===== flow/config.mk =====
export PLATFORM = sky130hd
export DESIGN_NAME = debounce
export DESIGN_NICKNAME = debounce
export VERILOG_FILES = /design/flow/design.v
export SDC_FILE = /design/flow/constraint.sdc
export NUM_CORES = 4
export LEC_CHECK = 0
export ABC_AREA = 1
export CAP_MARGIN = 20
export CELL_PAD_IN_SITES_DETAIL_PLACEMENT = 2
export CORE_ASPECT_RATIO = 0.92
export CORE_MARGIN = 2
export CORE_UTILIZATION = 59
export CTS_CLUSTER_DIAMETER = 192
export CTS_CLUSTER_SIZE = 49
export GPL_ROUTABILITY_DRIVEN = 0
export SETUP_SLACK_MARGIN = 0.26
export SLEW_MARGIN = 10
export TNS_END_PERCENT = 75

===== flow/run.sh =====
#!/bin/bash
# the make line also repeats each setting of config.mk as NAME=value (left out here)
make -C /OpenROAD-flow-scripts/flow DESIGN_CONFIG=/design/flow/config.mk WORK_HOME=/design/flow/orfs CLKGATE_MAP_FILE= finish

===== flow/constraint.sdc =====
create_clock -name core_clock -period 2.63 [get_ports {clk}]
set_input_delay 0.5260 -clock core_clock [delete_from_list [all_inputs] [get_ports {clk}]]
set_output_delay 0.5260 -clock core_clock [all_outputs]
set_load 0.01 [all_outputs]

===== flow/design.v =====
module debounce (
  clk,
  reset_n,
  data_in,
  data_out
);
  parameter WIDTH = 32;            
  parameter POLARITY = "HIGH";     
  parameter TIMEOUT = 50000;       
  parameter TIMEOUT_WIDTH = 16;    
  input wire clk;
  input wire reset_n;
  input wire [WIDTH-1:0] data_in;
  output wire [WIDTH-1:0] data_out;
  reg [TIMEOUT_WIDTH-1:0] counter [0:WIDTH-1];
  wire counter_reset [0:WIDTH-1];
  wire counter_enable [0:WIDTH-1];
  genvar i;
  generate for (i = 0; i < WIDTH; i = i+1)
  begin:  debounce_counter_loop
    always @ (posedge clk or negedge reset_n)
    begin
      if (reset_n == 0)
      begin
        counter[i] <= 0;
      end
      else
      begin
        if (counter_reset[i] == 1)   
        begin
          counter[i] <= 0;
        end
        else if (counter_enable[i] == 1)
        begin
          counter[i] <= counter[i] + 1'b1;
        end
      end
    end
    if (POLARITY == "HIGH")
    begin
      assign counter_reset[i] = (data_in[i] == 0);
      assign counter_enable[i] = (data_in[i] == 1) & (counter[i] < TIMEOUT);
      assign data_out[i] = (counter[i] == TIMEOUT) ? 1'b1 : 1'b0;
    end
    else
    begin
      assign counter_reset[i] = (data_in[i] == 1);
      assign counter_enable[i] = (data_in[i] == 0) & (counter[i] < TIMEOUT);
      assign data_out[i] = (counter[i] == TIMEOUT) ? 1'b0 : 1'b1;    
    end
  end  
  endgenerate
endmodule

==> metrics.cfg, run 1 <==
[run_status]
flow.stopped_at=detailed placement (3_5_place_dp)
first-error=[ERROR DPL-0033] detailed placement checks failed during check placement.
outcome=stopped before the end

[synth]
synth_seq_share_pct=41.13
synthesis.nets=4732
synth_cells=4634
post_synth_xor_area_fraction_pct=1.546
top_cell=nand2_1
synth-compound-area-share_pct=6.206
synthMuxAreaShare_pct=0
async_reset_ff_share_pct=100.0
synth.ff_latch_count=512
ys_top_cells_by_count=nand2_1 (1350), nor2_1 (909), dfrtp_1 (512)
yosys-stat-cells=4634
synth.yosys.warnings=2
post_synth_num_cell_types=36
area_leaders=dfrtp_1 (41%), nand2_1 (16%), nor2_1 (11%)
ys_top_logic_family=simple AND/OR/NAND/NOR gates
synth.yosys.chip_area_um2=31150
post_synth_instance_area_um2=31150
synth_top_area_share_pct=41.13
dominant_register_cell_in_the_synthesized_netlist=dfrtp_1
synth_area_per_cell_um2=6.722
synth-edff-count=0
post_synth_and_or_nand_nor_area_fraction_pct=41.02
netlist.top_cell.by_area=dfrtp_1
post_synth_fa_ha_maj_area_fraction_pct=2.571

[die]
core.rowCount=80
die_w_um=243.6
die_y_um=224.4
design.core.area_um2=52050
fp_util_pct=59.84
io_pins=66
dieArea_um2=54650

[placement]
port_buffers=65

## per-stage QoR
stage	hold slack (ns)	instances	instance area (µm²)	worst slack (ns)
after floorplan	0.2304	4634	31150	0.9915
after global placement	0.4678	5363	32790	0.2788
==> inputs of run 2 (changes only) <==
ABC_AREA = default   (was 1)
CELL_PAD_IN_SITES_DETAIL_PLACEMENT = default   (was 2)
CORE_ASPECT_RATIO = default   (was 0.92)
CORE_UTILIZATION = 60   (was 59)
CTS_CLUSTER_DIAMETER = default   (was 192)
CTS_CLUSTER_SIZE = 84   (was 49)
GPL_ROUTABILITY_DRIVEN = default   (was 0)
HOLD_SLACK_MARGIN = -0.08   (was default)
MAX_ROUTING_LAYER = met4   (was default)
SETUP_SLACK_MARGIN = 0.8   (was 0.26)
SLEW_MARGIN = 20   (was 10)
TNS_END_PERCENT = 40   (was 75)
clock period = 2.72 ns   (was 2.63 ns; I/O delays follow)
==> metrics.cfg, run 2 <==
[synth]
async_reset_ff_share_pct=100.0
synth.yosys.warnings=2
post_synth_fa_ha_maj_area_fraction_pct=2.763
post_synth_num_cell_types=58
yosys-stat-cells=3097
synth.yosys.chip_area_um2=28980
post_synth_instance_area_um2=28980
top_cell=dfrtp_1
synth_seq_share_pct=44.21
post_synth_and_or_nand_nor_area_fraction_pct=30.10
synth_cells=3097
post_synth_xor_area_fraction_pct=10.24
synth_top_area_share_pct=44.21
synth_area_per_cell_um2=9.358
synthMuxAreaShare_pct=1.900
synthesis.nets=3195
ys_top_cells_by_count=dfrtp_1 (512), and2_1 (337), nand2_1 (270)
synth-compound-area-share_pct=8.073
netlist.top_cell.by_area=dfrtp_1
dominant_register_cell_in_the_synthesized_netlist=dfrtp_1
ys_top_logic_family=simple AND/OR/NAND/NOR gates
area_leaders=dfrtp_1 (44%), and2_1 (7.3%), xor2_1 (6.3%)
synth.ff_latch_count=512
synth-edff-count=0

[route]
route.vias.total=23240
drt_iter0_drc=1511
post_drt_wl_per_cell_um=15.42
drt_drc_violations_left=0
drt_pre_antenna_iters=5
drt_wl_total_um=61330
antenna_left=0
routed_via_density=5.844

[clock_tree]
cts.root.buffer_cell=clkbuf_16
max-clock-path-buffers=3
clk_transition_reported_paths_ns=0.06
number_of_clock_sinks=512
htree_levels=2
cts_tree=done
insertion_delay_ns=0.61
cts_inserted_buffers=58

[setup_path]
worstSetupPathDepth=4
regToRegEndpoint=counter[29][12]$_DFFE_PN0P_
crit_path_top_delay_cell=or4_4
worst-r2r-setup-slack_ns=0.52
critPathBufInv=1
critical_path.most_common_cell=or4_4
crit_fanout=4
worstReg2RegStart=counter[29][10]$_DFFE_PN0P_
crit_type=reg2out
setup.worst_path.start_class=flip-flop
worst_setup_path_startpoint=counter[12][12]$_DFFE_PN0P_
crit_chain=or4_4 -> or4_4 -> nor4_4 -> buf_2
timing.critical_path.to_type=output pin
critPathMaxStageDelay_ns=0.54
worst_r2r_path_depth=5
arrival_ns=2.28
critical_path_required_ns=2.18
crit_family=simple AND/OR/NAND/NOR gates
worst_setup_path_endpoint=data_out[12]

[final_layout]
finalNetCount=3414
syn2layout_area_growth_pct=21.51
number_of_filler_instances_in_the_final_layout=3481
layout.cell_area.non_filler_um2=35220

[pwr]
vdd_drop_max_uv=427.8
leakage_nw=16.01
power_report.internal_total_mw=12.79
seqPwrFrac_pct=47.5
power_density_nw_per_um2=470.4
pwr-share-comb_pct=5.4
pwr.group.sequential_mw=7.87
netSwitchingFraction_pct=22.77
pwr-share-clk_pct=47.1
switching_power_mw=3.771
power_clock_mw=7.80
power_combinational_mw=0.891
top_power_group=sequential cells

[placement]
post_dp_cell_area_um2=30480
gp_congestion=0.8701
port_buffers=65
place_hpwl_um=37620
place_ws_ns=-0.04141

[grt]
grt_use_met1_pct=32.29
grt_max_degree=88
grt_first_pass_wirelength_um=105100
groute.layer.met3.usage_pct=3.305
grt_pass1_vias=22820
antenna_found_initial=1
globalRouteMet2Util_pct=41.48
grt_remaining_overflow=0
global_route.peak_usage_layer=met2
grtUsageTotal_pct=24.94

[sta]
period_minus_slack_ns=2.829
slew_violations=0
setup_viol_count_final=5
worst_slew_margin_rel_pct=41.74
timing.final.ws_setup_ns=-0.1089
setup_repair_after_global_routing_missed_its_margin=true
report.final.hold_viol_count=0
max_freq_mhz=353.5
max_slew.worst_pin.slew_ns=0.8701
final_min_period_over_clock_period_pct=104.0
fin_tns_setup_ns=-0.3830
largest_clock_skew_in_the_final_design_ns=0.01465

[die]
design.core.area_um2=47750
die_y_um=223.8
die_w_um=223.8
io_pins=66
fp_util_pct=60.70
core.rowCount=80
dieArea_um2=50080

[job]
log.warning_count=63
cap_viol_max_count=0

[run_status]
outcome=finished with violations
failed_checks=negative setup slack

[min_path]
worst_hold_path_type=in2async

run 2: repair_timing:
action | CTS | global route
buffers inserted | 96 | 48
hold endpoints to repair | 40 | 0
resized | 337 | 210
pin swaps | 83 | 122
hold buffers | 1 | 0
setup endpoints to repair | 210 | 248
run 2: cell type report:
| class | count | area, µm² | area share (%) |
|---|---|---|---|
| Clock inverter | 21 | 217.7 | 0.6182 |
| Timing Repair Buffer | 239 | 1974 | 5.607 |
| Inverter | 127 | 476.7 | 1.354 |
| Clock buffer | 84 | 1700 | 4.829 |
| Sequential cell | 512 | 12860 | 36.51 |
| Multi-Input combinational cell | 2378 | 17220 | 48.89 |
| Antenna cell | 1 | 2.502 | 0.007106 |
| Tap cell | 615 | 769.5 | 2.185 |
run 2: routing by layer:
metal | share of wire, % | wire length (µm)
met3 | 3.2 | 1963
met2 | 49 | 30210
met1 | 45 | 27850
met5 | 0 | 0
met4 | 2.1 | 1310
run 2: per-stage QoR:
step	utilization [%]	hold slack, ns	power, mW	std cells
floorplan	-	0.2484	8.411	3097
global placement	63.83	0.4704	8.750	3726
detailed placement	63.83	0.4729	8.789	3726
CTS	70.94	0.4326	16.73	3928
global route	73.76	0.4532	17.21	3977
finish	73.76	0.4340	16.57	3977
==> inputs of run 3 (changes only) <==
CORE_UTILIZATION = 72   (was 60)
CTS_CLUSTER_SIZE = default   (was 84)
HOLD_SLACK_MARGIN = default   (was -0.08)
MAX_ROUTING_LAYER = default   (was met4)
SETUP_SLACK_MARGIN = 0.37   (was 0.8)
TNS_END_PERCENT = default   (was 40)
clock period = 2.93 ns   (was 2.72 ns; I/O delays follow)
==> metrics.cfg, run 3 <==
[setup_path]
regToRegEndpoint=counter[29][10]$_DFFE_PN0P_
critPathMaxStageDelay_ns=0.55
crit_chain=or4_4 -> or4_4 -> nor4_4 -> buf_2
worstSetupPathDepth=4
critPathBufInv=1
crit_fanout=3
crit_path_top_delay_cell=or4_4
worstReg2RegStart=counter[29][12]$_DFFE_PN0P_
crit_type=reg2out
worst_setup_path_endpoint=data_out[12]
critical_path.most_common_cell=or4_4
worst_setup_path_startpoint=counter[12][12]$_DFFE_PN0P_
worst_r2r_path_depth=5
worst-r2r-setup-slack_ns=0.49
setup.worst_path.start_class=flip-flop
crit_family=simple AND/OR/NAND/NOR gates
critical_path_required_ns=2.34
arrival_ns=2.31
timing.critical_path.to_type=output pin

[final_layout]
finalNetCount=3313
number_of_filler_instances_in_the_final_layout=2393
syn2layout_area_growth_pct=13.65
combGateArea_um2=15960
register_area_um2=12830
layout.cell_area.non_filler_um2=32940
post-route-util_pct=82.90

[sta]
largest_clock_skew_in_the_final_design_ns=0.02180
report.final.hold_viol_count=0
period_minus_slack_ns=2.892
setup_viol_count_final=0
final_min_period_over_clock_period_pct=98.69
max_slew.worst_pin.slew_ns=0.9774
slew_violations=0
worst_slew_margin_rel_pct=34.28
max_freq_mhz=345.8
setup_repair_after_global_routing_missed_its_margin=true

[synth]
top_cell=dfrtp_1
synthMuxAreaShare_pct=1.900
post_synth_xor_area_fraction_pct=10.24
synthesis.nets=3195
async_reset_ff_share_pct=100.0
post_synth_num_cell_types=58
synth.yosys.chip_area_um2=28980
synth_top_area_share_pct=44.21
synth.yosys.warnings=2
post_synth_fa_ha_maj_area_fraction_pct=2.763
area_leaders=dfrtp_1 (44%), and2_1 (7.3%), xor2_1 (6.3%)
synth_cells=3097
synth_seq_share_pct=44.21
synth-compound-area-share_pct=8.073
post_synth_and_or_nand_nor_area_fraction_pct=30.10
synth_area_per_cell_um2=9.358
synth.ff_latch_count=512
synth-edff-count=0
yosys-stat-cells=3097
post_synth_instance_area_um2=28980
dominant_register_cell_in_the_synthesized_netlist=dfrtp_1
ys_top_cells_by_count=dfrtp_1 (512), and2_1 (337), nand2_1 (270)
netlist.top_cell.by_area=dfrtp_1
ys_top_logic_family=simple AND/OR/NAND/NOR gates

[die]
design.core.area_um2=39730
fp_util_pct=72.94
io_pins=66
die_w_um=204.6
dieArea_um2=41870
die_y_um=204.6
core.rowCount=73

[clock_tree]
cts_inserted_buffers=53
number_of_clock_sinks=512
insertion_delay_ns=0.60
max-clock-path-buffers=3
htree_levels=2
cts.root.buffer_cell=clkbuf_16
cts_tree=done
clk_transition_reported_paths_ns=0.06

[route]
drt_iter0_drc=2007
drt_pre_antenna_iters=5
routed_via_density=6.173
drt_wl_total_um=61980
drt_drc_violations_left=0
route.vias.total=23350
post_drt_wl_per_cell_um=16.38
antenna_left=0

[pwr]
power_report.internal_total_mw=11.60
power_clock_mw=6.89
switching_power_mw=3.391
power_density_nw_per_um2=455.3
top_power_group=sequential cells
power_mw=15.00
seqPwrFrac_pct=48.8
pwr.group.sequential_mw=7.31
leakage_nw=15.31
pwr-share-comb_pct=5.3
vdd_drop_max_uv=439.4
pwr-share-clk_pct=46.0
netSwitchingFraction_pct=22.61
power_combinational_mw=0.791

[placement]
port_buffers=65
gp_congestion=0.8857
place_hpwl_um=39200
post_dp_cell_area_um2=30250

[min_path]
worstHoldPathCells=1
hold_path_startpoint=counter[23][15]$_DFFE_PN0P_
worst_hold_path_type=reg2reg
hold_end=counter[23][15]$_DFFE_PN0P_

[job]
log.warning_count=62
cap_viol_max_count=0

[grt]
grt_pass1_vias=22860
grt_max_degree=85
antenna_found_initial=2
grt_remaining_overflow=0
grtUsageTotal_pct=29.52
grt_first_pass_wirelength_um=105300

[run_status]
outcome=timing/DRC/antenna clean

## run 3: what timing repair did
| item | in CTS | in global routing |
|---|---|---|
| hold buffers | 1 | 0 |
| pin swaps | 27 | 24 |
| buffers inserted | 28 | 29 |
| resized | 178 | 57 |
| hold endpoints to repair | 45 | 0 |
| endpoints found under the setup margin | 32 | 31 |
## run 3: per-stage QoR
stage	hold WS [ns]	std cells	setup WS, ns	TNS, ns
3_3_place_gp	0.4708	3627	0.1136	0
5_1_grt	0.5138	3783	-0.02023	-0.02782
3_5_place_dp	0.4795	3627	0.1359	0
4_1_cts	0.4931	3753	-0.06884	-0.07053
2_1_floorplan	0.2904	3097	0.5336	0
6_report	0.4890	3783	0.03840	0
## run 3: final cells by class
type                       instances  area share, %
multi-input combinational       2378          48.45
tap                              525          1.994
antenna                            1       0.007597
clock buffer                      81          4.748
clock inverter                    16         0.6420
inverter                         127          1.447
sequential                       512          38.96
timing repair buffer             143          3.757
## run 3: metal layers
metal | wire length, µm | vias to the layer above | part of all wire, % | track usage [%]
met4 | 1262 | 2 | 2.0 | 9.213
met1 | 27020 | 11570 | 44 | 38.30
met3 | 2270 | 116 | 3.7 | 3.866
li1 | - | 11150 | - | -
met2 | 31410 | 513 | 51 | 51.57
met5 | 17 | - | 0.027 | 0
==> inputs of run 4 (changes only) <==
CORE_UTILIZATION = 58   (was 72)
SETUP_SLACK_MARGIN = default   (was 0.37)
clock period = 3.99 ns   (was 2.93 ns; I/O delays follow)
==> metrics.cfg, run 4 <==
[run_status]
outcome=timing/DRC/antenna clean

[synth]
synthMuxAreaShare_pct=1.900
ys_top_cells_by_count=dfrtp_1 (512), and2_1 (337), nand2_1 (270)
async_reset_ff_share_pct=100.0
post_synth_xor_area_fraction_pct=10.24
post_synth_fa_ha_maj_area_fraction_pct=2.763
netlist.top_cell.by_area=dfrtp_1
post_synth_num_cell_types=58
synth_seq_share_pct=44.21
ys_top_logic_family=simple AND/OR/NAND/NOR gates
synth_area_per_cell_um2=9.358
synth_top_area_share_pct=44.21
yosys-stat-cells=3097
synth.ff_latch_count=512
dominant_register_cell_in_the_synthesized_netlist=dfrtp_1
top_cell=dfrtp_1
post_synth_and_or_nand_nor_area_fraction_pct=30.10
synth-compound-area-share_pct=8.073
synthesis.nets=3195
area_leaders=dfrtp_1 (44%), and2_1 (7.3%), xor2_1 (6.3%)
synth-edff-count=0
synth_cells=3097
synth.yosys.chip_area_um2=28980
synth.yosys.warnings=2
post_synth_instance_area_um2=28980

[setup_path]
worst-r2r-setup-slack_ns=1.34
crit_path_top_delay_cell=or4b_2
crit_type=reg2out
crit_fanout=6
worst_setup_path_startpoint=counter[29][12]$_DFFE_PN0P_
worstSetupPathDepth=4
critical_path_required_ns=3.19
worst_r2r_path_depth=5
arrival_ns=2.90
critPathMaxStageDelay_ns=0.61
worst_setup_path_endpoint=data_out[29]
crit_family=simple AND/OR/NAND/NOR gates
regToRegEndpoint=counter[29][13]$_DFFE_PN0P_
worstReg2RegStart=counter[29][12]$_DFFE_PN0P_
setup.worst_path.start_class=flip-flop
critPathBufInv=1
crit_chain=or4_1 -> or4b_2 -> nor3_1 -> clkdlybuf4s50_1
timing.critical_path.to_type=output pin

[clock_tree]
postCtsResizedCells=0
cts_tree=done
clk_transition_reported_paths_ns=0.06
number_of_clock_sinks=512
max-clock-path-buffers=3
cts_inserted_buffers=54
cts.root.buffer_cell=clkbuf_16
post_cts_hold_buffer_count=0
insertion_delay_ns=0.60
setup_buffers_after_cts=0
htree_levels=2

[sta]
worst_slew_margin_rel_pct=33.59
timing.final.ws_setup_ns=0.2897
report.final.hold_viol_count=0
fin_tns_setup_ns=0
period_minus_slack_ns=3.700
final_min_period_over_clock_period_pct=92.74
max_slew.worst_pin.slew_ns=0.9870
largest_clock_skew_in_the_final_design_ns=0.01200
slew_violations=0
setup_repair_after_global_routing_missed_its_margin=false
max_freq_mhz=270.3
setup_viol_count_final=0

[grt]
grt_max_degree=96
grt_remaining_overflow=0
grtUsageTotal_pct=22.20
antenna_found_initial=0
grt_first_pass_wirelength_um=98500
grt_pass1_vias=21460

[placement]
place_ws_ns=0.9072
place_hpwl_um=37850
post_dp_cell_area_um2=30360
port_buffers=65
gp_congestion=0.8411

[route]
diodes=0
post_drt_wl_per_cell_um=14.58
antenna_left=0
route.vias.total=22060
drt_pre_antenna_iters=5
drt_wl_total_um=56280
routed_via_density=5.715
drt_drc_violations_left=0
drt_iter0_drc=1259

[die]
design.core.area_um2=49150
die_w_um=227.5
die_y_um=227.5
fp_util_pct=58.96
dieArea_um2=51770
io_pins=66
core.rowCount=81

[final_layout]
number_of_filler_instances_in_the_final_layout=4057
layout.cell_area.non_filler_um2=32260
finalNetCount=3255
syn2layout_area_growth_pct=11.33
combGateArea_um2=15390
register_area_um2=12810

[pwr]
power_clock_mw=5.35
vdd_drop_max_uv=362.6
pwr-share-comb_pct=4.6
top_power_group=sequential cells
pwr.group.sequential_mw=5.37
pwr-share-clk_pct=47.6
leakage_nw=14.83
seqPwrFrac_pct=47.8
power_report.internal_total_mw=8.784
netSwitchingFraction_pct=21.83
power_mw=11.24
power_density_nw_per_um2=348.3
power_combinational_mw=0.519
switching_power_mw=2.453

[job]
cap_viol_max_count=0
log.warning_count=60

[min_path]
worst_hold_path_type=in2async

## run 4: layout make-up
cell class | count | share of cell area, %
Multi-Input combinational cell | 2378 | 47.69
Sequential cell | 512 | 39.71
Inverter | 127 | 1.477
Tap cell | 664 | 2.575
Clock inverter | 13 | 0.8415
Clock buffer | 81 | 5.041
Timing Repair Buffer | 84 | 2.668
## run 4: per-stage QoR
step / hold WS (ns) / std cells / util, %
floorplan: 0.4551 / 3097 / -
global placement: 0.4669 / 3765 / 61.77
detailed placement: 0.4820 / 3765 / 61.77
CTS: 0.2654 / 3859 / 65.63
global route: 0.3031 / 3859 / 65.64
finish: 0.2647 / 3859 / 65.64
## run 4: layer usage
| layer | GRT usage [%] | part of all wire, % |
|---|---|---|
| met5 | 0 | 0 |
| met3 | 3.394 | 3.4 |
| met4 | 6.156 | 1.8 |
| met1 | 30.15 | 47 |
| met2 | 37.07 | 48 |
==> inputs of run 5 (changes only) <==
CORE_UTILIZATION = 51   (was 58)
CTS_CLUSTER_SIZE = 100   (was default)
clock period = 2.65 ns   (was 3.99 ns; I/O delays follow)
==> metrics.cfg, run 5 <==
[final_layout]
post-route-util_pct=59.16
finalNetCount=3318
syn2layout_area_growth_pct=14.88
final_cells=4017

[synth]
ys_top_cells_by_count=dfrtp_1 (512), and2_1 (337), nand2_1 (270)
dominant_register_cell_in_the_synthesized_netlist=dfrtp_1
synth-compound-area-share_pct=8.073
area_leaders=dfrtp_1 (44%), and2_1 (7.3%), xor2_1 (6.3%)
post_synth_xor_area_fraction_pct=10.24
synth.yosys.chip_area_um2=28980
post_synth_and_or_nand_nor_area_fraction_pct=30.10
synth.ff_latch_count=512
synth_seq_share_pct=44.21
top_cell=dfrtp_1
post_synth_fa_ha_maj_area_fraction_pct=2.763
post_synth_num_cell_types=58
yosys-stat-cells=3097
post_synth_instance_area_um2=28980
synth.yosys.warnings=2
synth_area_per_cell_um2=9.358
synthesis.nets=3195
synth-edff-count=0
ys_top_logic_family=simple AND/OR/NAND/NOR gates
synthMuxAreaShare_pct=1.900
synth_cells=3097
synth_top_area_share_pct=44.21
netlist.top_cell.by_area=dfrtp_1
async_reset_ff_share_pct=100.0

[sta]
setup_repair_after_global_routing_missed_its_margin=true
slew_violations=0
timing.final.ws_setup_ns=-0.2386
worst_slew_margin_rel_pct=37.66
setup_viol_count_final=5
max_freq_mhz=346.2
largest_clock_skew_in_the_final_design_ns=0.01171
final_worst_hold_slack_ns=0.4436
period_minus_slack_ns=2.889
max_slew.worst_pin.slew_ns=0.9272
report.final.hold_viol_count=0
final_min_period_over_clock_period_pct=109.0

[route]
drt_wl_total_um=58140
drt_drc_violations_left=0
route.vias.total=22460
antenna_left=0
post_drt_wl_per_cell_um=14.47
drt_iter0_drc=1245
drt_pre_antenna_iters=5
routed_via_density=5.592

[clock_tree]
number_of_clock_sinks=512
htree_levels=2
cts.root.buffer_cell=clkbuf_16
max-clock-path-buffers=3
cts_tree=done
clk_transition_reported_paths_ns=0.06
insertion_delay_ns=0.61
cts_inserted_buffers=58

[pwr]
vdd_drop_max_uv=469.4
seqPwrFrac_pct=47.1
leakage_nw=15.40
pwr-share-clk_pct=48.0
pwr.group.sequential_mw=8.08
power_mw=17.14
power_clock_mw=8.22
power_density_nw_per_um2=514.9
pwr-share-comb_pct=4.9
switching_power_mw=3.813
power_report.internal_total_mw=13.33
top_power_group=clock
netSwitchingFraction_pct=22.24
power_combinational_mw=0.839

[job]
cap_viol_max_count=0
log.warning_count=60

[setup_path]
crit_path_top_delay_cell=or4_4
setup.worst_path.start_class=flip-flop
critPathMaxStageDelay_ns=0.54
regToRegEndpoint=counter[29][14]$_DFFE_PN0P_
worst_r2r_path_depth=5
critPathBufInv=2
worst_setup_path_startpoint=counter[12][10]$_DFFE_PN0P_
worst_setup_path_endpoint=data_out[12]
critical_path_required_ns=2.12
worst-r2r-setup-slack_ns=0.27
worstReg2RegStart=counter[29][12]$_DFFE_PN0P_
arrival_ns=2.36
worstSetupPathDepth=5
crit_type=reg2out
crit_fanout=2
timing.critical_path.to_type=output pin
crit_chain=or4_4 -> or4_4 -> nor4_4 -> buf_4 -> buf_6
crit_family=simple AND/OR/NAND/NOR gates
critical_path.most_common_cell=or4_4

[die]
core.rowCount=87
dieArea_um2=58750
die_w_um=242.4
fp_util_pct=51.50
io_pins=66
design.core.area_um2=56280
die_y_um=242.4

[grt]
grt_remaining_overflow=0
grt_max_degree=81
grtUsageTotal_pct=19.95
grt_pass1_vias=22160
antenna_found_initial=3
grt_first_pass_wirelength_um=102700

[placement]
port_buffers=65
placed_instances=3898
place_hpwl_um=38860
gp_congestion=0.8317

[run_status]
outcome=finished with violations
failed_checks=negative setup slack

[min_path]
worst_hold_path_type=in2async

-- run 5: area by class of cell --
class	count	area (µm²)
antenna	1	2.502
multi-input combinational	2378	15820
clock buffer	81	1719
clock inverter	19	249.0
inverter	127	476.7
timing repair buffer	143	1265
fill	4877	22980
sequential	512	12820
tap	756	945.9
-- run 5: per-layer routing --
metal	up-vias	track usage, %	routed length (µm)
met5	-	0	30
met4	4	5.592	1061
met3	84	3.080	1909
met2	263	33.34	27520
met1	10980	26.96	27620
li1	11130	-	-
-- run 5: timing repair --
item	in CTS	in global routing
endpoints found under the hold margin	36	0
gates resized	123	42
hold buffers	1	0
endpoints found under the setup margin	32	27
gates cloned	0	0
buffers inserted	8	9
pin swaps	9	19
-- run 5: per-stage QoR --
stage | area [µm²] | setup TNS (ns) | setup slack, ns
after CTS | 33070 | -1.466 | -0.4404
after detailed placement | 30820 | -0.3901 | -0.1919
after global routing | 33290 | -1.325 | -0.2949
after floorplan | 28980 | 0 | 0.2536
after global placement | 30820 | -0.2713 | -0.1307
final | 33290 | -0.8675 | -0.2386
==> inputs of run 6 (changes only) <==
CAP_MARGIN = 0   (was 20)
CORE_UTILIZATION = 50   (was 51)
CTS_CLUSTER_DIAMETER = 47   (was default)
CTS_CLUSTER_SIZE = 83   (was 100)
PLACE_DENSITY_LB_ADDON = 0.04   (was default)
clock period = 7.15 ns   (was 2.65 ns; I/O delays follow)
==> metrics.cfg, run 6 <==
[synth]
synthMuxAreaShare_pct=1.900
async_reset_ff_share_pct=100.0
top_cell=dfrtp_1
synth.yosys.chip_area_um2=28980
netlist.top_cell.by_area=dfrtp_1
synth_top_area_share_pct=44.21
post_synth_num_cell_types=58
synth_cells=3097
post_synth_and_or_nand_nor_area_fraction_pct=30.10
ys_top_cells_by_count=dfrtp_1 (512), and2_1 (337), nand2_1 (270)
ys_top_logic_family=simple AND/OR/NAND/NOR gates
post_synth_fa_ha_maj_area_fraction_pct=2.763
synthesis.nets=3195
synth_seq_share_pct=44.21
post_synth_instance_area_um2=28980
area_leaders=dfrtp_1 (44%), and2_1 (7.3%), xor2_1 (6.3%)
synth_area_per_cell_um2=9.358
yosys-stat-cells=3097
synth-edff-count=0
synth.ff_latch_count=512
dominant_register_cell_in_the_synthesized_netlist=dfrtp_1
synth-compound-area-share_pct=8.073
synth.yosys.warnings=2
post_synth_xor_area_fraction_pct=10.24

[setup_path]
worstSetupPathDepth=4
critical_path_required_ns=5.72
crit_family=simple AND/OR/NAND/NOR gates
arrival_ns=2.91
crit_fanout=6
critPathMaxStageDelay_ns=0.61
timing.critical_path.to_type=output pin
worstReg2RegStart=counter[29][12]$_DFFE_PN0P_
worst_r2r_path_depth=5
crit_chain=or4_1 -> or4b_2 -> nor3_1 -> clkdlybuf4s50_1
worst_setup_path_endpoint=data_out[29]
worst-r2r-setup-slack_ns=4.57
crit_path_top_delay_cell=or4b_2
critPathBufInv=1
regToRegEndpoint=counter[29][12]$_DFFE_PN0P_
crit_type=reg2out
worst_setup_path_startpoint=counter[29][12]$_DFFE_PN0P_
setup.worst_path.start_class=flip-flop

[pwr]
power_combinational_mw=0.280
power_density_nw_per_um2=221.4
pwr-share-clk_pct=55.4
seqPwrFrac_pct=40.8
pwr-share-comb_pct=3.8
power_report.internal_total_mw=5.570
top_power_group=clock
pwr.group.sequential_mw=3.00
switching_power_mw=1.782
netSwitchingFraction_pct=24.23
leakage_nw=15.19
vdd_drop_max_uv=193.8
power_clock_mw=4.07

[die]
io_pins=66
die_w_um=244.8
design.core.area_um2=57480
core.rowCount=88
die_y_um=244.8
dieArea_um2=59910
fp_util_pct=50.42

[route]
route.vias.total=22250
drt_pre_antenna_iters=5
drt_drc_violations_left=0
diodes=0
drt_iter0_drc=1188
antenna_left=0
post_drt_wl_per_cell_um=14.23
drt_wl_total_um=56930
routed_via_density=5.561

[grt]
grt_pass1_vias=21810
grt_max_degree=166
grt_first_pass_wirelength_um=101200
antenna_found_initial=1
grt_remaining_overflow=0
grtUsageTotal_pct=19.41

[clock_tree]
clk_transition_reported_paths_ns=0.05
postCtsResizedCells=0
insertion_delay_ns=0.61
cts_inserted_buffers=81
htree_levels=3
cts_tree=done
number_of_clock_sinks=512
setup_buffers_after_cts=0
cts.root.buffer_cell=clkbuf_16
post_cts_hold_buffer_count=0
max-clock-path-buffers=3

[sta]
max_slew.worst_pin.slew_ns=1.106
final_min_period_over_clock_period_pct=60.70
timing.final.ws_setup_ns=2.810
period_minus_slack_ns=4.340
report.final.hold_viol_count=0
worst_slew_margin_rel_pct=26.29
setup_viol_count_final=0
fin_tns_setup_ns=0
max_freq_mhz=230.4
largest_clock_skew_in_the_final_design_ns=0.02415
slew_violations=0
setup_repair_after_global_routing_missed_its_margin=false

[min_path]
worstHoldPathCells=1
worst_hold_path_type=reg2reg
hold_end=counter[23][15]$_DFFE_PN0P_
hold_path_startpoint=counter[23][15]$_DFFE_PN0P_

[job]
log.warning_count=64
cap_viol_max_count=0

[final_layout]
syn2layout_area_growth_pct=14.57
post-route-util_pct=57.77
register_area_um2=12810
finalNetCount=3267
number_of_filler_instances_in_the_final_layout=5058
combGateArea_um2=15380

[placement]
gp_congestion=0.8358
place_hpwl_um=36980
port_buffers=65
place_ws_ns=3.421

[run_status]
outcome=timing/DRC/antenna clean

## run 6: layout make-up
cell class | instances | share of cell area (%)
sequential | 512 | 38.59
multi-input combinational | 2378 | 46.33
tap | 765 | 2.883
clock inverter | 60 | 2.065
inverter | 127 | 1.436
timing repair buffer | 69 | 2.140
clock buffer | 91 | 6.561
## run 6: layer usage
| layer | global-route usage [%] | vias to the layer above | wire [µm] |
|---|---|---|---|
| met5 | 0 | - | 13 |
| met4 | 5.326 | 2 | 1087 |
| met3 | 3.805 | 89 | 2089 |
| met2 | 31.64 | 310 | 26460 |
| met1 | 26.40 | 10750 | 27280 |
| li1 | - | 11100 | - |
## run 6: stage by stage
| stage | total power [mW] | hold slack [ns] | instance area, µm² | std cells |
|---|---|---|---|---|
| final | 7.351 | 0.4868 | 33200 | 4002 |
| after global routing | 7.668 | 0.4932 | 33200 | 4002 |
| after CTS | 7.493 | 0.4894 | 33200 | 4002 |
| after detailed placement | 3.339 | 0.4787 | 30340 | 3851 |
| after global placement | 3.326 | 0.4653 | 30340 | 3851 |
| after floorplan | 3.199 | 0.4551 | 28980 | 3097 |
==> inputs of run 7 (changes only) <==
CAP_MARGIN = 20   (was 0)
CORE_UTILIZATION = 70   (was 50)
CTS_CLUSTER_DIAMETER = default   (was 47)
CTS_CLUSTER_SIZE = default   (was 83)
PLACE_DENSITY_LB_ADDON = default   (was 0.04)
clock period = 2.23 ns   (was 7.15 ns; I/O delays follow)
==> metrics.cfg, run 7 <==
[setup_path]
crit_fanout=2
setup.worst_path.start_class=flip-flop
crit_family=simple AND/OR/NAND/NOR gates
worstSetupPathDepth=5
crit_path_top_delay_cell=or4_4
crit_type=reg2out
critical_path.most_common_cell=or4_4
critPathBufInv=2
worst_setup_path_endpoint=data_out[12]
crit_chain=or4_4 -> or4_4 -> nor4_4 -> buf_4 -> buf_6
timing.critical_path.to_type=output pin
worst_setup_path_startpoint=counter[12][12]$_DFFE_PN0P_
critical_path_required_ns=1.78
regToRegEndpoint=counter[29][12]$_DFFE_PN0P_
arrival_ns=2.36
worstReg2RegStart=counter[29][10]$_DFFE_PN0P_
worst-r2r-setup-slack_ns=0.04
worst_r2r_path_depth=5
critPathMaxStageDelay_ns=0.54

[synth]
synth_cells=3097
post_synth_instance_area_um2=28980
synthesis.nets=3195
post_synth_fa_ha_maj_area_fraction_pct=2.763
synth_seq_share_pct=44.21
synth.yosys.warnings=2
synth_area_per_cell_um2=9.358
netlist.top_cell.by_area=dfrtp_1
area_leaders=dfrtp_1 (44%), and2_1 (7.3%), xor2_1 (6.3%)
synthMuxAreaShare_pct=1.900
post_synth_and_or_nand_nor_area_fraction_pct=30.10
synth-edff-count=0
synth.yosys.chip_area_um2=28980
async_reset_ff_share_pct=100.0
post_synth_xor_area_fraction_pct=10.24
ys_top_logic_family=simple AND/OR/NAND/NOR gates
synth-compound-area-share_pct=8.073
synth_top_area_share_pct=44.21
yosys-stat-cells=3097
top_cell=dfrtp_1
synth.ff_latch_count=512
ys_top_cells_by_count=dfrtp_1 (512), and2_1 (337), nand2_1 (270)
dominant_register_cell_in_the_synthesized_netlist=dfrtp_1
post_synth_num_cell_types=58

[pwr]
pwr-share-clk_pct=46.8
power_density_nw_per_um2=582.0
power_mw=20.17
power_report.internal_total_mw=15.63
power_combinational_mw=1.15
leakage_nw=16.26
vdd_drop_max_uv=532.4
pwr-share-comb_pct=5.7
top_power_group=sequential cells
netSwitchingFraction_pct=22.51
pwr.group.sequential_mw=9.57
switching_power_mw=4.540
seqPwrFrac_pct=47.5
power_clock_mw=9.45

[final_layout]
number_of_filler_instances_in_the_final_layout=2338
combGateArea_um2=16210
syn2layout_area_growth_pct=19.57
register_area_um2=12830
finalNetCount=3494

[sta]
max_freq_mhz=356.8
max_slew.worst_pin.slew_ns=0.8739
final_worst_hold_slack_ns=0.3489
period_minus_slack_ns=2.802
worst_slew_margin_rel_pct=41.25
largest_clock_skew_in_the_final_design_ns=0.02084
setup_viol_count_final=20
slew_violations=0
setup_repair_after_global_routing_missed_its_margin=true
report.final.hold_viol_count=0
timing.final.ws_setup_ns=-0.5723
final_min_period_over_clock_period_pct=125.7

[placement]
gp_congestion=0.9111
port_buffers=65
place_hpwl_um=40290

[clock_tree]
max-clock-path-buffers=3
clk_transition_reported_paths_ns=0.06
number_of_clock_sinks=512
htree_levels=2
cts_tree=done
cts_inserted_buffers=54
cts.root.buffer_cell=clkbuf_16
insertion_delay_ns=0.61

[die]
die_y_um=207.5
dieArea_um2=43050
core.rowCount=74
die_w_um=207.5
design.core.area_um2=40830
io_pins=66
fp_util_pct=70.98

[route]
drt_drc_violations_left=0
post_drt_wl_per_cell_um=16.21
antenna_left=0
drt_pre_antenna_iters=6
routed_via_density=6.037
drt_iter0_drc=2008
drt_wl_total_um=64450
route.vias.total=24000

[grt]
antenna_found_initial=2
grtUsageTotal_pct=29.57
grt_remaining_overflow=0
grt_first_pass_wirelength_um=110300
grt_max_degree=74
grt_pass1_vias=24020

[run_status]
outcome=finished with violations
failed_checks=negative setup slack

[job]
cap_viol_max_count=0
log.warning_count=63

[min_path]
worst_hold_path_type=in2async

-- run 7: per-layer routing --
metal / global-route usage, % / routed length [µm] / vias up
met5: 0 / 0 / -
met1: 37.91 / 27180 / 11770
met4: 9.483 / 1721 / 0
li1: - / - / 11500
met2: 52.17 / 33020 / 575
met3: 3.888 / 2530 / 156
-- run 7: layout make-up --
cell class / count / share of cell area, %
inverter: 127 / 1.376
clock buffer: 80 / 4.798
antenna: 2 / 0.01444
clock inverter: 21 / 0.6896
timing repair buffer: 323 / 7.420
tap: 532 / 1.921
sequential: 512 / 37.01
multi-input combinational: 2378 / 46.77
-- run 7: what timing repair did --
item	in CTS	in global routing
pin swaps	48	38
gates resized	232	85
setup endpoints to repair	36	65
hold buffers	1	0
setup buffers	55	28
endpoints found under the hold margin	35	0
-- run 7: per-stage QoR --
stage	setup slack, ns	std cells	setup TNS [ns]	area, µm²	utilization (%)
6_report	-0.5723	3975	-3.492	34650	84.87
5_1_grt	-0.6548	3975	-5.735	34650	84.87
4_1_cts	-0.8590	3946	-4.653	34030	83.35
3_5_place_dp	-0.4865	3790	-2.355	31410	76.92
3_3_place_gp	-0.4346	3790	-1.943	31410	76.92
2_1_floorplan	-0.06889	3097	-0.2755	28990	-
==> inputs of run 8 (changes only) <==
CORE_UTILIZATION = 8   (was 70)
clock period = 5.2 ns   (was 2.23 ns; I/O delays follow)
==> metrics.cfg, run 8 <==
[sta]
report.final.hold_viol_count=0
max_freq_mhz=244.5
period_minus_slack_ns=4.091
largest_clock_skew_in_the_final_design_ns=0.06080
setup_repair_after_global_routing_missed_its_margin=false
max_slew.worst_pin.slew_ns=1.014
setup_viol_count_final=0
slew_violations=0
fin_tns_setup_ns=0
timing.final.ws_setup_ns=1.109
worst_slew_margin_rel_pct=31.84
final_min_period_over_clock_period_pct=78.66

[synth]
dominant_register_cell_in_the_synthesized_netlist=dfrtp_1
ys_top_cells_by_count=dfrtp_1 (512), and2_1 (337), nand2_1 (270)
synth.ff_latch_count=512
post_synth_instance_area_um2=28980
synth_seq_share_pct=44.21
post_synth_xor_area_fraction_pct=10.24
synth.yosys.warnings=2
netlist.top_cell.by_area=dfrtp_1
top_cell=dfrtp_1
synth-edff-count=0
synthMuxAreaShare_pct=1.900
synth_area_per_cell_um2=9.358
area_leaders=dfrtp_1 (44%), and2_1 (7.3%), xor2_1 (6.3%)
yosys-stat-cells=3097
synth_top_area_share_pct=44.21
synth_cells=3097
synth-compound-area-share_pct=8.073
post_synth_fa_ha_maj_area_fraction_pct=2.763
post_synth_num_cell_types=58
synthesis.nets=3195
synth.yosys.chip_area_um2=28980
post_synth_and_or_nand_nor_area_fraction_pct=30.10
async_reset_ff_share_pct=100.0
ys_top_logic_family=simple AND/OR/NAND/NOR gates

[clock_tree]
insertion_delay_ns=0.75
setup_buffers_after_cts=0
number_of_clock_sinks=512
cts_inserted_buffers=72
cts.root.buffer_cell=clkbuf_16
cts_tree=done
postCtsResizedCells=0
post_cts_hold_buffer_count=0
max-clock-path-buffers=4
clk_transition_reported_paths_ns=0.06
htree_levels=3

[final_layout]
syn2layout_area_growth_pct=30.59
post-route-util_pct=10.47
finalNetCount=3261
final_cells=8010

[placement]
port_buffers=65
place_hpwl_um=39130
placed_instances=7883
place_ws_ns=1.863
gp_congestion=0.7607

[route]
post_drt_wl_per_cell_um=7.568
drt_wl_total_um=60620
routed_via_density=2.732
drt_iter0_drc=1182
drt_drc_violations_left=0
drt_pre_antenna_iters=5
route.vias.total=21880
antenna_left=0

[grt]
grtUsageTotal_pct=3.312
grt_pass1_vias=21410
grt_first_pass_wirelength_um=104900
grt_remaining_overflow=0
grt_max_degree=105
antenna_found_initial=4

[setup_path]
critPathMaxStageDelay_ns=0.61
timing.critical_path.to_type=output pin
crit_chain=or4_1 -> or4b_2 -> nor3_1 -> clkdlybuf4s50_1
critical_path_required_ns=4.16
arrival_ns=3.05
critPathBufInv=1
worst_r2r_path_depth=5
crit_type=reg2out
crit_fanout=6
setup.worst_path.start_class=flip-flop
worstReg2RegStart=counter[29][12]$_DFFE_PN0P_
regToRegEndpoint=counter[29][12]$_DFFE_PN0P_
worst_setup_path_startpoint=counter[29][12]$_DFFE_PN0P_
crit_family=simple AND/OR/NAND/NOR gates
worst-r2r-setup-slack_ns=2.64
worst_setup_path_endpoint=data_out[29]
crit_path_top_delay_cell=or4b_2
worstSetupPathDepth=4

[pwr]
pwr.group.sequential_mw=4.12
power_clock_mw=5.07
power_report.internal_total_mw=7.272
power_combinational_mw=0.393
netSwitchingFraction_pct=24.11
pwr-share-comb_pct=4.1
seqPwrFrac_pct=43.0
leakage_nw=15.03
vdd_drop_max_uv=210.8
top_power_group=clock
switching_power_mw=2.311
pwr-share-clk_pct=52.9
power_density_nw_per_um2=253.2

[min_path]
worst_hold_path_type=in2async

[die]
io_pins=66
die_y_um=605.9
die_w_um=605.9
dieArea_um2=367100
fp_util_pct=8.019
core.rowCount=221
design.core.area_um2=361400

[job]
log.warning_count=61
cap_viol_max_count=0

[run_status]
outcome=timing/DRC/antenna clean

## run 8: layout make-up
class                   instances  area, µm²
clock inverters                22      302.8
diodes                          3      7.507
repair buffers                 72      758.2
fillers                     41490     323600
well taps                    4794       5998
inverters                     127      476.7
flip-flops and latches        512      12810
clock buffers                 102       2106
multi-input cells            2378      15390
## run 8: metal layers
layer / track usage [%] / vias up / part of all wire, %
li1: - / 11030 / -
met1: 4.090 / 10490 / 46
met2: 5.313 / 264 / 45
met3: 0.8393 / 102 / 4.6
met4: 1.669 / 0 / 3.9
met5: 0 / - / 0
## run 8: per-stage QoR
stage                     instance area, µm²  power (mW)  hold slack [ns]
final                                  37850       9.583           0.2317
after CTS                              37840       9.906           0.1995
after global routing                   37850       10.09           0.2256
after detailed placement               35430       4.602           0.4767
after floorplan                        28980       4.399           0.4551
after global placement                 35430       4.598           0.4718
==> inputs of run 9 (changes only) <==
CAP_MARGIN = 40   (was 20)
CORE_UTILIZATION = 50   (was 8)
CTS_CLUSTER_DIAMETER = 47   (was default)
CTS_CLUSTER_SIZE = 83   (was default)
HOLD_SLACK_MARGIN = 0.15   (was default)
MIN_ROUTING_LAYER = met2   (was default)
PLACE_DENSITY_LB_ADDON = 0.04   (was default)
clock period = 7.15 ns   (was 5.2 ns; I/O delays follow)
==> metrics.cfg, run 9 <==
[run_status]
outcome=timing/DRC/antenna clean

[route]
drt_iter0_drc=3987
post_drt_wl_per_cell_um=14.72
highest_layer=met5
drt_drc_violations_left=0
drt_pre_antenna_iters=9
detail_route.wirelength.met1_um=0
met2WireLength_um=32500
drt_wl_total_um=58990
wl_met3_um=23650
route.vias.total=31140
routed_via_density=7.770
antenna_left=0

[clock_tree]
setup_buffers_after_cts=0
cts_tree=done
postCtsResizedCells=0
htree_levels=3
cts_inserted_buffers=80
cts.root.buffer_cell=clkbuf_16
max-clock-path-buffers=3
post_cts_hold_buffer_count=0
number_of_clock_sinks=512
clk_transition_reported_paths_ns=0.05
insertion_delay_ns=0.61

[job]
log.warning_count=67
cap_viol_max_count=0

[final_layout]
finalNetCount=3272
final_cells=4008
number_of_filler_instances_in_the_final_layout=4982
syn2layout_area_growth_pct=14.71
layout.cell_area.non_filler_um2=33240

[die]
die_w_um=244.8
core.rowCount=88
die_y_um=244.8
design.core.area_um2=57480
fp_util_pct=50.42
dieArea_um2=59910
io_pins=66

[sta]
worst_slew_margin_rel_pct=35.23
fin_tns_setup_ns=0
max_freq_mhz=227.4
slew_violations=0
final_min_period_over_clock_period_pct=61.51
largest_clock_skew_in_the_final_design_ns=0.01590
setup_viol_count_final=0
period_minus_slack_ns=4.398
max_slew.worst_pin.slew_ns=0.9716
report.final.hold_viol_count=0
setup_repair_after_global_routing_missed_its_margin=false

[grt]
grtUsageTotal_pct=29.23
grt_first_pass_wirelength_um=101700
grt_remaining_overflow=0
grt_max_degree=166
grt_pass1_vias=33160
antenna_found_initial=0

[synth]
synth-compound-area-share_pct=8.073
synthesis.nets=3195
post_synth_num_cell_types=58
ys_top_logic_family=simple AND/OR/NAND/NOR gates
netlist.top_cell.by_area=dfrtp_1
post_synth_and_or_nand_nor_area_fraction_pct=30.10
synth_area_per_cell_um2=9.358
synthMuxAreaShare_pct=1.900
top_cell=dfrtp_1
synth_cells=3097
ys_top_cells_by_count=dfrtp_1 (512), and2_1 (337), nand2_1 (270)
dominant_register_cell_in_the_synthesized_netlist=dfrtp_1
area_leaders=dfrtp_1 (44%), and2_1 (7.3%), xor2_1 (6.3%)
synth-edff-count=0
synth_top_area_share_pct=44.21
synth.ff_latch_count=512
post_synth_fa_ha_maj_area_fraction_pct=2.763
async_reset_ff_share_pct=100.0
synth.yosys.chip_area_um2=28980
synth.yosys.warnings=2
post_synth_instance_area_um2=28980
post_synth_xor_area_fraction_pct=10.24
yosys-stat-cells=3097
synth_seq_share_pct=44.21

[pwr]
power_density_nw_per_um2=221.7
power_report.internal_total_mw=5.619
switching_power_mw=1.752
pwr.group.sequential_mw=3.00
top_power_group=clock
power_mw=7.371
power_clock_mw=4.08
pwr-share-comb_pct=3.9
leakage_nw=15.24
pwr-share-clk_pct=55.4
power_combinational_mw=0.287
vdd_drop_max_uv=225.0
netSwitchingFraction_pct=23.77
seqPwrFrac_pct=40.7

[min_path]
worst_hold_path_type=reg2reg
hold_end=counter[23][15]$_DFFE_PN0P_
worstHoldPathCells=1
hold_path_startpoint=counter[23][15]$_DFFE_PN0P_

[setup_path]
critPathBufInv=1
arrival_ns=2.97
worst_setup_path_startpoint=counter[29][12]$_DFFE_PN0P_
regToRegEndpoint=counter[29][12]$_DFFE_PN0P_
worst_setup_path_endpoint=data_out[29]
crit_family=simple AND/OR/NAND/NOR gates
crit_path_top_delay_cell=or4b_2
worstReg2RegStart=counter[29][12]$_DFFE_PN0P_
worstSetupPathDepth=4
setup.worst_path.start_class=flip-flop
worst_r2r_path_depth=5
crit_chain=or4_1 -> or4b_2 -> nor3_1 -> clkdlybuf4s50_1
crit_type=reg2out
timing.critical_path.to_type=output pin
crit_fanout=6
critPathMaxStageDelay_ns=0.62
worst-r2r-setup-slack_ns=4.54
critical_path_required_ns=5.72

[placement]
place_hpwl_um=37410
gp_congestion=0.8266
port_buffers=65
post_dp_cell_area_um2=30380
placed_instances=3855

==> run 9: layer usage <==
layer	vias up	track usage [%]
li1	10990	-
met1	11670	-
met2	7974	34.91
met3	516	39.61
met4	2	5.972
met5	-	1.961
==> run 9: final cells by class <==
type	count	area [µm²]	share of cell area, %
inverters	127	476.7	1.434
clock buffers	98	2245	6.752
multi-input cells	2378	15380	46.27
flip-flops and latches	512	12810	38.54
diodes	2	5.005	0.01505
clock inverters	51	605.6	1.822
repair buffers	75	760.7	2.288
well taps	765	957.2	2.879
==> run 9: stage by stage <==
stage	utilization (%)	worst slack, ns	hold slack (ns)
after floorplan	-	3.928	0.4551
after CTS	57.81	2.746	0.4911
after detailed placement	52.85	3.419	0.4804
after global routing	57.83	2.669	0.4996
after global placement	52.79	3.439	0.4653
final	57.84	2.752	0.4865
==> inputs of run 10 (changes only) <==
CAP_MARGIN = 20   (was 40)
CORE_UTILIZATION = 70   (was 50)
CTS_CLUSTER_DIAMETER = default   (was 47)
CTS_CLUSTER_SIZE = 41   (was 83)
HOLD_SLACK_MARGIN = default   (was 0.15)
MAX_ROUTING_LAYER = met4   (was default)
MIN_ROUTING_LAYER = default   (was met2)
PLACE_DENSITY_LB_ADDON = default   (was 0.04)
clock period = 4.76 ns   (was 7.15 ns; I/O delays follow)
==> metrics.cfg, run 10 <==
[run_status]
outcome=timing/DRC/antenna clean

[grt]
grt_remaining_overflow=0
grt_max_degree=106
antenna_found_initial=2
grtUsageTotal_pct=27.60
grt_pass1_vias=22410
grt_first_pass_wirelength_um=101100

[route]
routed_via_density=6.080
drt_wl_total_um=56940
antenna_left=0
drt_iter0_drc=1851
drt_pre_antenna_iters=6
route.vias.total=22640
post_drt_wl_per_cell_um=15.29
drt_drc_violations_left=0

[sta]
final_worst_hold_slack_ns=0.4099
setup_viol_count_final=0
worst_slew_margin_rel_pct=31.46
max_slew.worst_pin.slew_ns=1.022
fin_tns_setup_ns=0
max_freq_mhz=258.6
period_minus_slack_ns=3.867
largest_clock_skew_in_the_final_design_ns=0.007334
setup_repair_after_global_routing_missed_its_margin=false
final_min_period_over_clock_period_pct=81.24
report.final.hold_viol_count=0
slew_violations=0

[setup_path]
worst_setup_path_endpoint=data_out[29]
crit_fanout=6
worstReg2RegStart=counter[29][12]$_DFFE_PN0P_
worst_r2r_path_depth=5
crit_path_top_delay_cell=or4b_2
critPathBufInv=1
crit_type=reg2out
setup.worst_path.start_class=flip-flop
critical_path_required_ns=3.81
crit_family=simple AND/OR/NAND/NOR gates
worst_setup_path_startpoint=counter[29][12]$_DFFE_PN0P_
worstSetupPathDepth=4
critPathMaxStageDelay_ns=0.63
worst-r2r-setup-slack_ns=2.18
crit_chain=or4_1 -> or4b_2 -> nor3_1 -> clkdlybuf4s50_1
regToRegEndpoint=counter[29][13]$_DFFE_PN0P_
arrival_ns=2.91
timing.critical_path.to_type=output pin

[pwr]
top_power_group=sequential cells
power_report.internal_total_mw=7.245
power_combinational_mw=0.431
leakage_nw=14.79
seqPwrFrac_pct=48.3
netSwitchingFraction_pct=22.21
power_density_nw_per_um2=290.8
switching_power_mw=2.068
pwr.group.sequential_mw=4.50
power_clock_mw=4.38
vdd_drop_max_uv=298.7
pwr-share-clk_pct=47.0
pwr-share-comb_pct=4.6

[synth]
top_cell=dfrtp_1
post_synth_instance_area_um2=28980
synth.yosys.warnings=2
synth_area_per_cell_um2=9.358
post_synth_and_or_nand_nor_area_fraction_pct=30.10
synth_top_area_share_pct=44.21
dominant_register_cell_in_the_synthesized_netlist=dfrtp_1
synth-compound-area-share_pct=8.073
synth_seq_share_pct=44.21
synthMuxAreaShare_pct=1.900
synth.yosys.chip_area_um2=28980
yosys-stat-cells=3097
area_leaders=dfrtp_1 (44%), and2_1 (7.3%), xor2_1 (6.3%)
synth.ff_latch_count=512
ys_top_cells_by_count=dfrtp_1 (512), and2_1 (337), nand2_1 (270)
synthesis.nets=3195
ys_top_logic_family=simple AND/OR/NAND/NOR gates
synth_cells=3097
async_reset_ff_share_pct=100.0
post_synth_xor_area_fraction_pct=10.24
post_synth_fa_ha_maj_area_fraction_pct=2.763
netlist.top_cell.by_area=dfrtp_1
post_synth_num_cell_types=58
synth-edff-count=0

[clock_tree]
htree_levels=2
number_of_clock_sinks=512
insertion_delay_ns=0.60
setup_buffers_after_cts=0
cts_tree=done
clk_transition_reported_paths_ns=0.06
post_cts_hold_buffer_count=0
cts_inserted_buffers=54
cts.root.buffer_cell=clkbuf_16
postCtsResizedCells=0
max-clock-path-buffers=3

[final_layout]
layout.cell_area.non_filler_um2=32030
syn2layout_area_growth_pct=10.50
finalNetCount=3243

[placement]
gp_congestion=0.8959
place_hpwl_um=37660
port_buffers=65
post_dp_cell_area_um2=30120

[die]
fp_util_pct=70.98
die_y_um=207.5
io_pins=66
dieArea_um2=43050
design.core.area_um2=40830
die_w_um=207.5
core.rowCount=74

[job]
cap_viol_max_count=0
log.warning_count=62

[min_path]
worst_hold_path_type=in2async

run 10: stage by stage:
| stage | worst slack (ns) | power (mW) | cells | utilization (%) |
|---|---|---|---|---|
| after floorplan | 2.016 | 4.805 | 3097 | - |
| after global placement | 1.512 | 4.991 | 3621 | 73.77 |
| after detailed placement | 1.531 | 5.018 | 3621 | 73.77 |
| after CTS | 0.8539 | 9.430 | 3722 | 78.41 |
| after global routing | 0.7520 | 9.677 | 3724 | 78.43 |
| final | 0.8931 | 9.313 | 3724 | 78.43 |
run 10: layer usage:
layer  track usage, %  vias to the layer above  routed length [µm]
li1                 -                    11000                   -
met1            35.51                    11100               25230
met2            45.95                      460               28350
met3            4.448                       85                2380
met4            6.995                        0                 986
met5                -                        -                   0
run 10: layout make-up:
class | instances | area (µm²)
clock buffer | 83 | 1694
sequential | 512 | 12810
fill | 2729 | 8806
multi-input combinational | 2378 | 15390
inverter | 127 | 476.7
tap | 532 | 665.6
timing repair buffer | 72 | 783.3
clock inverter | 18 | 202.7
antenna | 2 | 5.005
==> inputs of run 11 (changes only) <==
CORE_ASPECT_RATIO = 1.75   (was default)
CORE_UTILIZATION = 40   (was 70)
CTS_CLUSTER_SIZE = default   (was 41)
TNS_END_PERCENT = 75   (was default)
clock period = 5.0 ns   (was 4.76 ns; I/O delays follow)
==> metrics.cfg, run 11 <==
[pwr]
power_report.internal_total_mw=7.007
power_density_nw_per_um2=279.3
pwr.group.sequential_mw=4.29
top_power_group=clock
netSwitchingFraction_pct=22.94
pwr-share-clk_pct=48.4
switching_power_mw=2.086
pwr-share-comb_pct=4.5
leakage_nw=14.80
seqPwrFrac_pct=47.1
vdd_drop_max_uv=284.7
power_combinational_mw=0.407
power_clock_mw=4.40

[route]
post_drt_wl_per_cell_um=14.51
drt_pre_antenna_iters=5
drt_iter0_drc=995
drt_drc_violations_left=0
routed_via_density=5.334
antenna_left=0
route.vias.total=21940
drt_wl_total_um=59680

[setup_path]
worst_r2r_path_depth=5
setup.worst_path.start_class=flip-flop
critPathMaxStageDelay_ns=0.62
critical_path_required_ns=4.00
worst_setup_path_endpoint=data_out[29]
crit_family=simple AND/OR/NAND/NOR gates
worstReg2RegStart=counter[29][12]$_DFFE_PN0P_
regToRegEndpoint=counter[29][13]$_DFFE_PN0P_
crit_chain=or4_1 -> or4b_2 -> nor3_1 -> clkdlybuf4s50_1
worstSetupPathDepth=4
crit_type=reg2out
timing.critical_path.to_type=output pin
arrival_ns=2.94
worst-r2r-setup-slack_ns=2.33
worst_setup_path_startpoint=counter[29][12]$_DFFE_PN0P_
crit_path_top_delay_cell=or4b_2
critPathBufInv=1
crit_fanout=6

[clock_tree]
setup_buffers_after_cts=0
insertion_delay_ns=0.62
cts_tree=done
number_of_clock_sinks=512
postCtsResizedCells=0
post_cts_hold_buffer_count=0
clk_transition_reported_paths_ns=0.06
max-clock-path-buffers=3
htree_levels=2
cts.root.buffer_cell=clkbuf_16
cts_inserted_buffers=53

[die]
dieArea_um2=74710
io_pins=66
core.rowCount=130
design.core.area_um2=71730
die_w_um=207.5
die_y_um=360.1
fp_util_pct=40.40

[grt]
grt_use_met1_pct=17.73
grt_first_pass_wirelength_um=105300
groute.layer.met3.usage_pct=2.626
grt_pass1_vias=22580
grt_max_degree=98
global_route.peak_usage_layer=met2
globalRouteMet2Util_pct=31.35
grt_remaining_overflow=0
antenna_found_initial=2
grtUsageTotal_pct=16.74

[sta]
largest_clock_skew_in_the_final_design_ns=0.01749
setup_repair_after_global_routing_missed_its_margin=false
final_min_period_over_clock_period_pct=78.82
max_slew.worst_pin.slew_ns=1.081
max_freq_mhz=253.8
slew_violations=0
period_minus_slack_ns=3.941
setup_viol_count_final=0
worst_slew_margin_rel_pct=27.90
report.final.hold_viol_count=0
fin_tns_setup_ns=0

[placement]
place_hpwl_um=40440
post_dp_cell_area_um2=30590
gp_congestion=0.8084
port_buffers=65
placed_instances=4014

[synth]
post_synth_instance_area_um2=28980
synth_area_per_cell_um2=9.358
post_synth_xor_area_fraction_pct=10.24
synth_top_area_share_pct=44.21
ys_top_logic_family=simple AND/OR/NAND/NOR gates
synth.yosys.warnings=2
async_reset_ff_share_pct=100.0
synthesis.nets=3195
post_synth_fa_ha_maj_area_fraction_pct=2.763
netlist.top_cell.by_area=dfrtp_1
dominant_register_cell_in_the_synthesized_netlist=dfrtp_1
yosys-stat-cells=3097
post_synth_and_or_nand_nor_area_fraction_pct=30.10
post_synth_num_cell_types=58
synth.yosys.chip_area_um2=28980
synth-edff-count=0
synth-compound-area-share_pct=8.073
synth_seq_share_pct=44.21
synth_cells=3097
synth.ff_latch_count=512
synthMuxAreaShare_pct=1.900
area_leaders=dfrtp_1 (44%), and2_1 (7.3%), xor2_1 (6.3%)
top_cell=dfrtp_1
ys_top_cells_by_count=dfrtp_1 (512), and2_1 (337), nand2_1 (270)

[final_layout]
final_cells=4113
finalNetCount=3243
layout.cell_area.non_filler_um2=32550
combGateArea_um2=15390
register_area_um2=12810
syn2layout_area_growth_pct=12.32
number_of_filler_instances_in_the_final_layout=7000

[run_status]
outcome=timing/DRC/antenna clean

[job]
cap_viol_max_count=0
log.warning_count=58

[min_path]
worst_hold_path_type=in2async

[run 11: layout make-up]
| type | instances | area share, % |
|---|---|---|
| Timing Repair Buffer | 73 | 2.352 |
| Tap cell | 924 | 3.552 |
| Sequential cell | 512 | 39.36 |
| Antenna cell | 2 | 0.01537 |
| Inverter | 127 | 1.464 |
| Clock inverter | 26 | 1.215 |
| Clock buffer | 71 | 4.774 |
| Multi-Input combinational cell | 2378 | 47.27 |
[run 11: metrics by stage]
| stage | power (mW) | utilization (%) | hold WS (ns) | worst slack [ns] |
|---|---|---|---|---|
| after floorplan | 4.575 | - | 0.4551 | 2.208 |
| after global placement | 4.780 | 42.65 | 0.4653 | 1.700 |
| after detailed placement | 4.786 | 42.65 | 0.4767 | 1.679 |
| after CTS | 9.324 | 45.37 | 0.4170 | 0.9915 |
| after global routing | 9.512 | 45.38 | 0.4629 | 0.8654 |
| final | 9.092 | 45.38 | 0.4319 | 1.059 |
[run 11: metal layers]
layer | up-vias | wire length [µm]
li1 | 10990 | -
met1 | 10640 | 24350
met2 | 214 | 32090
met3 | 97 | 1703
met4 | 0 | 1539
met5 | - | 0
==> inputs of run 12 (changes only) <==
ABC_AREA = 1   (was default)
CAP_MARGIN = 5   (was 20)
CORE_ASPECT_RATIO = default   (was 1.75)
CORE_UTILIZATION = 72   (was 40)
CTS_CLUSTER_SIZE = 72   (was default)
MAX_ROUTING_LAYER = default   (was met4)
SETUP_SLACK_MARGIN = 0.17   (was default)
TNS_END_PERCENT = default   (was 75)
clock period = 2.3 ns   (was 5.0 ns; I/O delays follow)
==> metrics.cfg, run 12 <==
[grt]
antenna_found_initial=0
grt_max_degree=93
grt_first_pass_wirelength_um=129800
grt_remaining_overflow=0
grtUsageTotal_pct=33.89
grt_pass1_vias=29440

[die]
io_pins=66
design.core.area_um2=42890
core.rowCount=76
dieArea_um2=44940
die_y_um=212.0
die_w_um=212.0
fp_util_pct=72.63

[clock_tree]
cts.root.buffer_cell=clkbuf_16
max-clock-path-buffers=3
number_of_clock_sinks=512
clk_transition_reported_paths_ns=0.06
insertion_delay_ns=0.61
htree_levels=2
cts_tree=done
cts_inserted_buffers=55

[route]
drt_pre_antenna_iters=7
diodes=0
route.vias.total=31870
post_drt_wl_per_cell_um=14.16
drt_wl_total_um=79180
drt_iter0_drc=3404
routed_via_density=5.700
drt_drc_violations_left=0
antenna_left=0

[synth]
synth-edff-count=0
yosys-stat-cells=4634
synthMuxAreaShare_pct=0
synth_top_area_share_pct=41.13
ys_top_cells_by_count=nand2_1 (1350), nor2_1 (909), dfrtp_1 (512)
post_synth_num_cell_types=36
synth.yosys.chip_area_um2=31150
async_reset_ff_share_pct=100.0
ys_top_logic_family=simple AND/OR/NAND/NOR gates
post_synth_and_or_nand_nor_area_fraction_pct=41.02
post_synth_xor_area_fraction_pct=1.546
post_synth_instance_area_um2=31150
dominant_register_cell_in_the_synthesized_netlist=dfrtp_1
synth_area_per_cell_um2=6.722
post_synth_fa_ha_maj_area_fraction_pct=2.571
top_cell=nand2_1
synth.ff_latch_count=512
synthesis.nets=4732
area_leaders=dfrtp_1 (41%), nand2_1 (16%), nor2_1 (11%)
synth.yosys.warnings=2
synth_cells=4634
synth-compound-area-share_pct=6.206
netlist.top_cell.by_area=dfrtp_1
synth_seq_share_pct=41.13

[pwr]
power_clock_mw=9.16
pwr.group.sequential_mw=9.26
power_report.internal_total_mw=15.05
pwr-share-clk_pct=46.7
netSwitchingFraction_pct=23.19
switching_power_mw=4.545
leakage_nw=17.98
top_power_group=sequential cells
pwr-share-comb_pct=6.0
seqPwrFrac_pct=47.2
vdd_drop_max_uv=558.8
power_combinational_mw=1.18
power_mw=19.60
power_density_nw_per_um2=531.1

[sta]
final_worst_hold_slack_ns=0.3352
worst_slew_margin_rel_pct=58.10
report.final.hold_viol_count=0
slew_violations=0
setup_repair_after_global_routing_missed_its_margin=true
timing.final.ws_setup_ns=-0.1285
max_freq_mhz=411.8
max_slew.worst_pin.slew_ns=0.6266
final_min_period_over_clock_period_pct=105.6
largest_clock_skew_in_the_final_design_ns=0.01607
period_minus_slack_ns=2.428
setup_viol_count_final=6

[setup_path]
worst_setup_path_startpoint=counter[1][5]$_DFFE_PN0P_
crit_chain=nor3_2 -> nand4_1 -> nor4_2 -> buf_2
worstReg2RegStart=counter[0][8]$_DFFE_PN0P_
crit_path_top_delay_cell=dfrtp_2
worst-r2r-setup-slack_ns=-0.02
critPathMaxStageDelay_ns=0.45
setup.worst_path.start_class=flip-flop
worstSetupPathDepth=4
timing.critical_path.to_type=output pin
critPathBufInv=1
worst_setup_path_endpoint=data_out[1]
crit_fanout=5
arrival_ns=1.97
critical_path_required_ns=1.84
worst_r2r_path_depth=17
crit_type=reg2out
regToRegEndpoint=counter[0][12]$_DFFE_PN0P_
crit_family=simple AND/OR/NAND/NOR gates

[min_path]
worst_hold_path_type=in2async

[final_layout]
register_area_um2=12840
final_cells=5592
syn2layout_area_growth_pct=18.47
finalNetCount=5061
number_of_filler_instances_in_the_final_layout=2581
combGateArea_um2=16680
post-route-util_pct=86.05

[job]
cap_viol_max_count=0
log.warning_count=62

[placement]
port_buffers=65
place_hpwl_um=47930
gp_congestion=0.9390
placed_instances=5270

[run_status]
outcome=finished with violations
failed_checks=negative setup slack

==> run 12: stage by stage <==
step	setup slack [ns]	setup TNS [ns]	area, µm²
floorplan	0.7275	0	31150
global placement	0.1475	0	32770
detailed placement	0.1407	0	32770
CTS	-0.1858	-0.3319	35980
global route	-0.1898	-0.6390	36900
finish	-0.1285	-0.2868	36900
==> run 12: area by class of cell <==
cell class | instances | share of cell area, %
Inverter | 513 | 5.225
Sequential cell | 512 | 34.80
Timing Repair Buffer | 357 | 7.785
Tap cell | 585 | 1.984
Multi-Input combinational cell | 3524 | 45.20
Clock inverter | 14 | 0.5289
Clock buffer | 87 | 4.469
==> run 12: metal layers <==
metal | vias to the layer above | share of wire (%) | track usage (%) | wire length, µm
met3 | 259 | 6.6 | 5.480 | 5194
met4 | 0 | 2.8 | 10.90 | 2179
met2 | 1372 | 49 | 58.38 | 38960
met1 | 14720 | 41 | 43.92 | 32850
met5 | - | 0 | 0 | 0
li1 | 15520 | - | - | -
==> run 12: what timing repair did <==
| item | 4_1_cts | 5_1_grt |
|---|---|---|
| endpoints found under the setup margin | 32 | 35 |
| buffers inserted | 146 | 74 |
| endpoints found under the hold margin | 30 | 0 |
| hold buffers | 1 | 0 |
| pin swaps | 60 | 59 |
| resized | 264 | 110 |
Power is estimated from default activity; no workload was simulated.
